Setup of v24:
==> flow/design.v <==
`timescale 1 ns / 1 ps
module ame_sobel_filter #(
    parameter LINE_DATA_BITS = 7,
    parameter COMP_DATA_BITS = 8
) (
    input logic clk_i,
    input logic rst_n_i,
    input  logic comp_init_i,
    output logic comp_done_o,
    input logic [5:0] [LINE_DATA_BITS-1:0] line_data_i,
    output logic [3:0] [3:0] [COMP_DATA_BITS-1:0] comp_data_o
);
typedef enum logic [2:0] {
    IDLE   = 3'b000,
    COMP_1 = 3'b001,
    COMP_2 = 3'b010,
    COMP_3 = 3'b011,
    COMP_4 = 3'b100,
    COMP_5 = 3'b101,
    COMP_6 = 3'b110
} state_t;
state_t ctl_sta;
logic [5:0] [1:0] [COMP_DATA_BITS-1:0] line_data;
logic [3:0] [3:0] [COMP_DATA_BITS-1:0] comp_data;
typedef enum logic {
    DATA_1 = 1'b0,
    DATA_2 = 1'b1
} comp_data_t;
generate
    for (genvar i = 0; i < 6; i++) begin: comp_block
        assign line_data[i][DATA_1] = line_data_i[i];
        assign line_data[i][DATA_2] = line_data_i[i] << 1;
    end
endgenerate
logic comp_done;
assign comp_done_o = comp_done;
assign comp_data_o = comp_data;
always_ff @(posedge clk_i or negedge rst_n_i)
begin
    if (!rst_n_i) begin
        ctl_sta <= IDLE;
        comp_done <= 'b0;
        comp_data <= 'b0;
    end else begin
        case (ctl_sta)
            IDLE:
                ctl_sta <= comp_init_i ? COMP_1 : ctl_sta;
            COMP_1:
                ctl_sta <= COMP_2;
            COMP_2:
                ctl_sta <= COMP_3;
            COMP_3:
                ctl_sta <= COMP_4;
            COMP_4:
                ctl_sta <= COMP_5;
            COMP_5:
                ctl_sta <= COMP_6;
            COMP_6:
                ctl_sta <= comp_init_i ? COMP_1 : IDLE;
            default:
                ctl_sta <= IDLE;
        endcase
        comp_done <= (ctl_sta == COMP_6);
        case (ctl_sta)
            IDLE:
                comp_data <= 'b0;
            COMP_1: begin
                comp_data[0][0] <= - line_data[0][DATA_1] - line_data[1][DATA_2] - line_data[2][DATA_1];
                comp_data[1][0] <= - line_data[1][DATA_1] - line_data[2][DATA_2] - line_data[3][DATA_1];
                comp_data[2][0] <= - line_data[2][DATA_1] - line_data[3][DATA_2] - line_data[4][DATA_1];
                comp_data[3][0] <= - line_data[3][DATA_1] - line_data[4][DATA_2] - line_data[5][DATA_1];
            end
            COMP_2: begin
                comp_data[0][1] <= - line_data[0][DATA_1] - line_data[1][DATA_2] - line_data[2][DATA_1];
                comp_data[1][1] <= - line_data[1][DATA_1] - line_data[2][DATA_2] - line_data[3][DATA_1];
                comp_data[2][1] <= - line_data[2][DATA_1] - line_data[3][DATA_2] - line_data[4][DATA_1];
                comp_data[3][1] <= - line_data[3][DATA_1] - line_data[4][DATA_2] - line_data[5][DATA_1];
            end
            COMP_3: begin
                comp_data[0][0] <= comp_data[0][0] + line_data[0][DATA_1] + line_data[1][DATA_2] + line_data[2][DATA_1];
                comp_data[1][0] <= comp_data[1][0] + line_data[1][DATA_1] + line_data[2][DATA_2] + line_data[3][DATA_1];
                comp_data[2][0] <= comp_data[2][0] + line_data[2][DATA_1] + line_data[3][DATA_2] + line_data[4][DATA_1];
                comp_data[3][0] <= comp_data[3][0] + line_data[3][DATA_1] + line_data[4][DATA_2] + line_data[5][DATA_1];
                comp_data[0][2] <= - line_data[0][DATA_1] - line_data[1][DATA_2] - line_data[2][DATA_1];
                comp_data[1][2] <= - line_data[1][DATA_1] - line_data[2][DATA_2] - line_data[3][DATA_1];
                comp_data[2][2] <= - line_data[2][DATA_1] - line_data[3][DATA_2] - line_data[4][DATA_1];
                comp_data[3][2] <= - line_data[3][DATA_1] - line_data[4][DATA_2] - line_data[5][DATA_1];
            end
            COMP_4: begin
                comp_data[0][1] <= comp_data[0][1] + line_data[0][DATA_1] + line_data[1][DATA_2] + line_data[2][DATA_1];
                comp_data[1][1] <= comp_data[1][1] + line_data[1][DATA_1] + line_data[2][DATA_2] + line_data[3][DATA_1];
                comp_data[2][1] <= comp_data[2][1] + line_data[2][DATA_1] + line_data[3][DATA_2] + line_data[4][DATA_1];
                comp_data[3][1] <= comp_data[3][1] + line_data[3][DATA_1] + line_data[4][DATA_2] + line_data[5][DATA_1];
                comp_data[0][3] <= - line_data[0][DATA_1] - line_data[1][DATA_2] - line_data[2][DATA_1];
                comp_data[1][3] <= - line_data[1][DATA_1] - line_data[2][DATA_2] - line_data[3][DATA_1];
                comp_data[2][3] <= - line_data[2][DATA_1] - line_data[3][DATA_2] - line_data[4][DATA_1];
                comp_data[3][3] <= - line_data[3][DATA_1] - line_data[4][DATA_2] - line_data[5][DATA_1];
            end
            COMP_5: begin
                comp_data[0][2] <= comp_data[0][2] + line_data[0][DATA_1] + line_data[1][DATA_2] + line_data[2][DATA_1];
                comp_data[1][2] <= comp_data[1][2] + line_data[1][DATA_1] + line_data[2][DATA_2] + line_data[3][DATA_1];
                comp_data[2][2] <= comp_data[2][2] + line_data[2][DATA_1] + line_data[3][DATA_2] + line_data[4][DATA_1];
                comp_data[3][2] <= comp_data[3][2] + line_data[3][DATA_1] + line_data[4][DATA_2] + line_data[5][DATA_1];
            end
            COMP_6: begin
                comp_data[0][3] <= comp_data[0][3] + line_data[0][DATA_1] + line_data[1][DATA_2] + line_data[2][DATA_1];
                comp_data[1][3] <= comp_data[1][3] + line_data[1][DATA_1] + line_data[2][DATA_2] + line_data[3][DATA_1];
                comp_data[2][3] <= comp_data[2][3] + line_data[2][DATA_1] + line_data[3][DATA_2] + line_data[4][DATA_1];
                comp_data[3][3] <= comp_data[3][3] + line_data[3][DATA_1] + line_data[4][DATA_2] + line_data[5][DATA_1];
            end
            default:
                comp_data <= 'b0;
        endcase
    end
end
endmodule
export LEC_CHECK = 0
export CAP_MARGIN = 20
export CELL_PAD_IN_SITES_DETAIL_PLACEMENT = 2
export CORE_ASPECT_RATIO = 1.88
export CORE_MARGIN = 2
export CORE_UTILIZATION = 61
export CTS_CLUSTER_DIAMETER = 356
export GPL_ROUTABILITY_DRIVEN = 0
export GPL_TIMING_DRIVEN = 0
export MAX_ROUTING_LAYER = met4
export SETUP_SLACK_MARGIN = 1.64
export SLEW_MARGIN = 20
create_clock -name core_clock -period 7.68 [get_ports {clk_i}]
run.sh (not shown) runs the stock make flow with config.mk's settings and CLKGATE_MAP_FILE=.
No final results exist for v24, since it was stopped by error DPL-0033 during detailed placement (3_5_place_dp).
Setup changes, v24 to v59
- clearing GPL_ROUTABILITY_DRIVEN, which used to be 0
- clearing MAX_ROUTING_LAYER, which used to be met4
- swapping 61 for 70 in CORE_UTILIZATION
- clearing CTS_CLUSTER_DIAMETER, which used to be 356
- clearing CORE_ASPECT_RATIO, which used to be 1.88
- swapping 1.64 for 1.01 in SETUP_SLACK_MARGIN
- clearing GPL_TIMING_DRIVEN, which used to be 0
- clearing CELL_PAD_IN_SITES_DETAIL_PLACEMENT, which used to be 2
- swapping 7.68 for 3.46 in the clock period (ns, I/O delays scaled along)
v59 did not finish: a tool error stopped it during clock tree synthesis (4_1_cts). As far as synthesized instance count goes, v24 and v59 are indistinguishable; the numbers are identical. Starting utilization of the core area: v59 higher than v24. The run showing the smaller number of rows created at floorplan is v59.
Modified inputs, v36 compared to v59
- removing SETUP_SLACK_MARGIN (formerly 1.01)
- changing CORE_UTILIZATION from 70 to 50
- changing the clock period (ns, I/O delays scaled along) from 3.46 to 4.3
## What came out
- Per the final summary, v36 finished and its layout is clean on timing, DRC and antenna.
- The synthesized cell count was comparable across v59 and v36.
- Diff v59 -> v36 | starting utilization of the core area | decrease of 20 points
- Setup slack at placement was higher in v36 than in v59.
For v40, these inputs were changed with respect to v36:
- a change of CORE_UTILIZATION from 50 to 65
- a change of the clock period (ns, I/O delays scaled along) from 4.3 to 3.87
--- outcome ---
Average detailed-routed wire length per instance on v40 is up relative to v36. v40 finished every step from synthesis to the final layout, and the layout passed the timing, design-rule and antenna checks. Against v36 as the reference, v40 delivers a higher core utilization. v36 and v40 ended up with nearly the same non-filler instance count after layout. Deepest clock path buffer count: v40 vs v36 identical. Looking at maximum number of pins on one net before global-route repair, v40 sits 12 below v36. Route | v40 vs v36 | wire longer in v40. In the flow results for v36 and v40, the synthesis-to-layout area growth is larger on v40.
Inputs modified between v40 and v22:
- PLACE_DENSITY newly set to 0.95
- CORE_UTILIZATION changed from 65 to 72
- the clock period (ns, I/O delays scaled along) changed from 3.87 to 3.11
### Flow results
On instance count after placement with tap cells included, v22 and v40 are neck and neck. When v22 is measured against v40, its total cell area at the placement stage turns out 1.8% higher. Summary of v22 over v40: HPWL after detailed placement picked up an extra about 26%, die height has decreased. v40 -> v22: post-synthesis share of cell area spent on and-or and or-and gates flat. v22 is listed as incomplete: the tool reported an error in clock tree synthesis (4_1_cts) and the run ended there. Going from v40 to v22, area after synthesis held, yosys stat cell total held steady. v22 vs v40 — horizontal extent of the die dropped about 5%. Compared with v40, v22 degrades minimum setup slack after placement. Share of flip-flops with an asynchronous set or reset came out exactly the same in v22 and v40. For die area, dividing the value from v22 by the value from v40 gives 0.905.
